Setup of run A:
==> flow/design.v <==
module band_scale(POT, audio, scaled, rst_n, clk);
input rst_n, clk;
input [11:0]POT;
input signed [15:0]audio;
output [15:0]scaled;
logic [23:0]potSq;
logic signed [12:0]signedPot; 
logic signed [28:0]FIRscaled; 
logic flagPos, flagNeg, upperZero, upperOnes;
logic [23:0] potSq_q1;
assign potSq = POT*POT;
always_ff @(posedge clk, negedge rst_n) begin
  if (!rst_n)
    potSq_q1 <= '0;
  else
    potSq_q1 <= potSq;
end
assign signedPot = {1'b0, potSq_q1[23:12]};
assign FIRscaled = signedPot * audio;
assign upperZero = !(FIRscaled[27] && FIRscaled[26] && FIRscaled[25]);
assign upperOnes = FIRscaled[27] || FIRscaled[26] || FIRscaled[25];
assign flagNeg = (FIRscaled[28] && upperZero);
assign flagPos = (!FIRscaled[28] && upperOnes);
assign scaled = flagNeg ? 16'h8000 :
		flagPos ? 16'h7FFF : 
		FIRscaled[25:10];
endmodule
module EQ_Engine(clk, rst_n, lft_lp_out, rght_lp_out, lft_b1_out, rght_b1_out, lft_b2_out, rght_b2_out, lft_b3_out, rght_b3_out, lft_hp_out, rght_hp_out, aud_out_lft, aud_out_rght, POT_LP, POT_B1, POT_B2, POT_B3, POT_HP, VOL_POT);
input clk, rst_n;
input [11:0] POT_LP, POT_B1, POT_B2, POT_B3, POT_HP, VOL_POT;
input signed [15:0] lft_lp_out, rght_lp_out, lft_b1_out, rght_b1_out, lft_b2_out, rght_b2_out, lft_b3_out, rght_b3_out, lft_hp_out, rght_hp_out;
output [15:0] aud_out_lft, aud_out_rght;
logic signed [15:0] scaled_lp_lft, scaled_b1_lft, scaled_b2_lft, scaled_b3_lft, scaled_hp_lft, scaled_lp_rght, scaled_b1_rght, scaled_b2_rght, scaled_b3_rght, scaled_hp_rght;
logic signed [15:0] scaled_lp_lft_ff, scaled_b1_lft_ff, scaled_b2_lft_ff, scaled_b3_lft_ff, scaled_hp_lft_ff, scaled_lp_rght_ff, scaled_b1_rght_ff, scaled_b2_rght_ff, scaled_b3_rght_ff, scaled_hp_rght_ff;
logic signed [15:0] band_scale_sum_lft_ff, band_scale_sum_rght_ff, band_scale_sum_rght, band_scale_sum_lft;
logic signed [28:0] aud_out_mult_lft, aud_out_mult_rght;
band_scale bsleftlp(.POT(POT_LP), .audio(lft_lp_out), .scaled(scaled_lp_lft_ff), .clk(clk), .rst_n(rst_n));
band_scale bsleftb1(.POT(POT_B1), .audio(lft_b1_out), .scaled(scaled_b1_lft_ff), .clk(clk), .rst_n(rst_n));
band_scale bsleftb2(.POT(POT_B2), .audio(lft_b2_out), .scaled(scaled_b2_lft_ff), .clk(clk), .rst_n(rst_n));
band_scale bsleftb3(.POT(POT_B3), .audio(lft_b3_out), .scaled(scaled_b3_lft_ff), .clk(clk), .rst_n(rst_n));
band_scale bslefthp(.POT(POT_HP), .audio(lft_hp_out), .scaled(scaled_hp_lft_ff), .clk(clk), .rst_n(rst_n));
assign band_scale_sum_lft_ff = (scaled_lp_lft + scaled_b1_lft + scaled_b2_lft + scaled_b3_lft + scaled_hp_lft);
assign aud_out_mult_lft = (band_scale_sum_lft * $signed({1'b0, VOL_POT}));
assign aud_out_lft = aud_out_mult_lft [27:12];
band_scale bsrightlp(.POT(POT_LP), .audio(rght_lp_out), .scaled(scaled_lp_rght_ff), .clk(clk), .rst_n(rst_n));
band_scale bsrightb1(.POT(POT_B1), .audio(rght_b1_out), .scaled(scaled_b1_rght_ff), .clk(clk), .rst_n(rst_n));
band_scale bsrightb2(.POT(POT_B2), .audio(rght_b2_out), .scaled(scaled_b2_rght_ff), .clk(clk), .rst_n(rst_n));
band_scale bsrightb3(.POT(POT_B3), .audio(rght_b3_out), .scaled(scaled_b3_rght_ff), .clk(clk), .rst_n(rst_n));
band_scale bsrighthp(.POT(POT_HP), .audio(rght_hp_out), .scaled(scaled_hp_rght_ff), .clk(clk), .rst_n(rst_n));
assign band_scale_sum_rght_ff = (scaled_lp_rght + scaled_b1_rght + scaled_b2_rght + scaled_b3_rght + scaled_hp_rght);
assign aud_out_mult_rght = (band_scale_sum_rght * $signed({1'b0, VOL_POT}));
assign aud_out_rght = aud_out_mult_rght [27:12];
always_ff @(posedge clk, negedge rst_n) begin
  if (!rst_n) begin
    scaled_lp_lft <= '0;
    scaled_b1_lft <= '0;
    scaled_b2_lft <= '0;
    scaled_b3_lft <= '0;
    scaled_hp_lft <= '0;
    scaled_lp_rght <= '0;
    scaled_b1_rght <= '0;
    scaled_b2_rght <= '0;
    scaled_b3_rght <= '0;
    scaled_hp_rght <= '0;
  end
  else begin
    scaled_lp_lft <= scaled_lp_lft_ff;
    scaled_b1_lft <= scaled_b1_lft_ff;
    scaled_b2_lft <= scaled_b2_lft_ff;
    scaled_b3_lft <= scaled_b3_lft_ff;
    scaled_hp_lft <= scaled_hp_lft_ff;
    scaled_lp_rght <= scaled_lp_rght_ff;
    scaled_b1_rght <= scaled_b1_rght_ff;
    scaled_b2_rght <= scaled_b2_rght_ff;
    scaled_b3_rght <= scaled_b3_rght_ff;
    scaled_hp_rght <= scaled_hp_rght_ff;
  end
end
always_ff @(posedge clk, negedge rst_n) begin
  if (!rst_n) begin
    band_scale_sum_lft <= '0;
    band_scale_sum_rght <= '0;
  end
  else begin
    band_scale_sum_lft <= band_scale_sum_lft_ff;
    band_scale_sum_rght <= band_scale_sum_rght_ff;
  end
end
endmodule
clock: 6.83 ns
lec_check: 0
cap_margin: 20
cell_pad_in_sites_detail_placement: 2
cell_pad_in_sites_global_placement: 3
core_aspect_ratio: 0.96
core_margin: 10
core_utilization: 54
cts_cluster_diameter: 73
cts_cluster_size: 72
gpl_routability_driven: 0
gpl_timing_driven: 1
hold_slack_margin: 0.23
min_routing_layer: met2
place_density_lb_addon: 0.02
slew_margin: 20
tns_end_percent: 30
run.sh (not shown) runs the stock make flow with config.mk's settings and CLKGATE_MAP_FILE=.
Run A: it failed with a tool error in global placement without I/O, so there are no final results.
## Diff of input files: run B against run A
Settings: PLACE_DENSITY_LB_ADDON removed (was 0.02); CORE_UTILIZATION changed from 54 to 45; HOLD_SLACK_MARGIN removed (was 0.23); PLACE_DENSITY newly set to 0.6; CORE_MARGIN changed from 10 to 2; CORE_ASPECT_RATIO removed (was 0.96); CTS_CLUSTER_DIAMETER removed (was 73); GPL_ROUTABILITY_DRIVEN removed (was 0); CELL_PAD_IN_SITES_GLOBAL_PLACEMENT removed (was 3); CELL_PAD_IN_SITES_DETAIL_PLACEMENT removed (was 2); GPL_TIMING_DRIVEN removed (was 1); MIN_ROUTING_LAYER removed (was met2); TNS_END_PERCENT removed (was 30); CTS_CLUSTER_SIZE removed (was 72); the clock period (ns, I/O delays scaled along) changed from 6.83 to 11.7.
==> results <==
For yosys-reported design area after synthesis, run A and run B come out practically identical. Delta (run B minus run A): post-synth design cell area comparable, area of the core now larger, number of rows in the core area now larger, horizontal die dimension now larger. In run B, the fraction of the core area occupied by cells at floorplan came out 9.0 points below the value in run A. Relative to run A, vertical die size increased by 7.8% in run B. Run B reached the final stage; the timing, DRC and antenna checks on its layout passed. Lower die size was reported by run A, not run B.
What run C does differently from run B at the input level:
Settings: SETUP_SLACK_MARGIN newly set to 0.86; HOLD_SLACK_MARGIN newly set to 0.29; CORE_UTILIZATION changed from 45 to 72; CTS_CLUSTER_SIZE newly set to 21; PLACE_DENSITY removed (was 0.6); CAP_MARGIN changed from 20 to 10; the clock period (ns, I/O delays scaled along) changed from 11.7 to 6.47.
[summary]
- Run C completed end to end; final checks failed (negative setup slack).
- Run C vs. run B: final core utilization went up 40 points; relative slew slack now larger; synthesis-to-finish area growth rose 16 points.
- Compared with run B, in run C post-detailed-routing wire length increased by about 20% relative to the old numbers; worst clock skew picked up an extra 0.0097 ns; deepest level of the CTS H-tree saw little to no change.
Inputs modified between run C and run D:
Settings: CAP_MARGIN now 20, was 10; SETUP_SLACK_MARGIN no longer set, was 0.86; CORE_MARGIN now 5, was 2; SLEW_MARGIN now 25, was 20; GPL_TIMING_DRIVEN now 0, previously not set; CTS_CLUSTER_SIZE now 59, was 21; GPL_ROUTABILITY_DRIVEN now 0, previously not set; HOLD_SLACK_MARGIN no longer set, was 0.29; CORE_UTILIZATION now 40, was 72; the clock period (ns, I/O delays scaled along) now 12.0, was 6.47.
Run D finished end to end and its layout was clean on timing, DRC and antenna.
Critical path launch point: VOL_POT[7] -> run D, VOL_POT[2] -> run C
Diff run C -> run D: setup slack after layout moved up; final instance count without filler cells grew by 241.
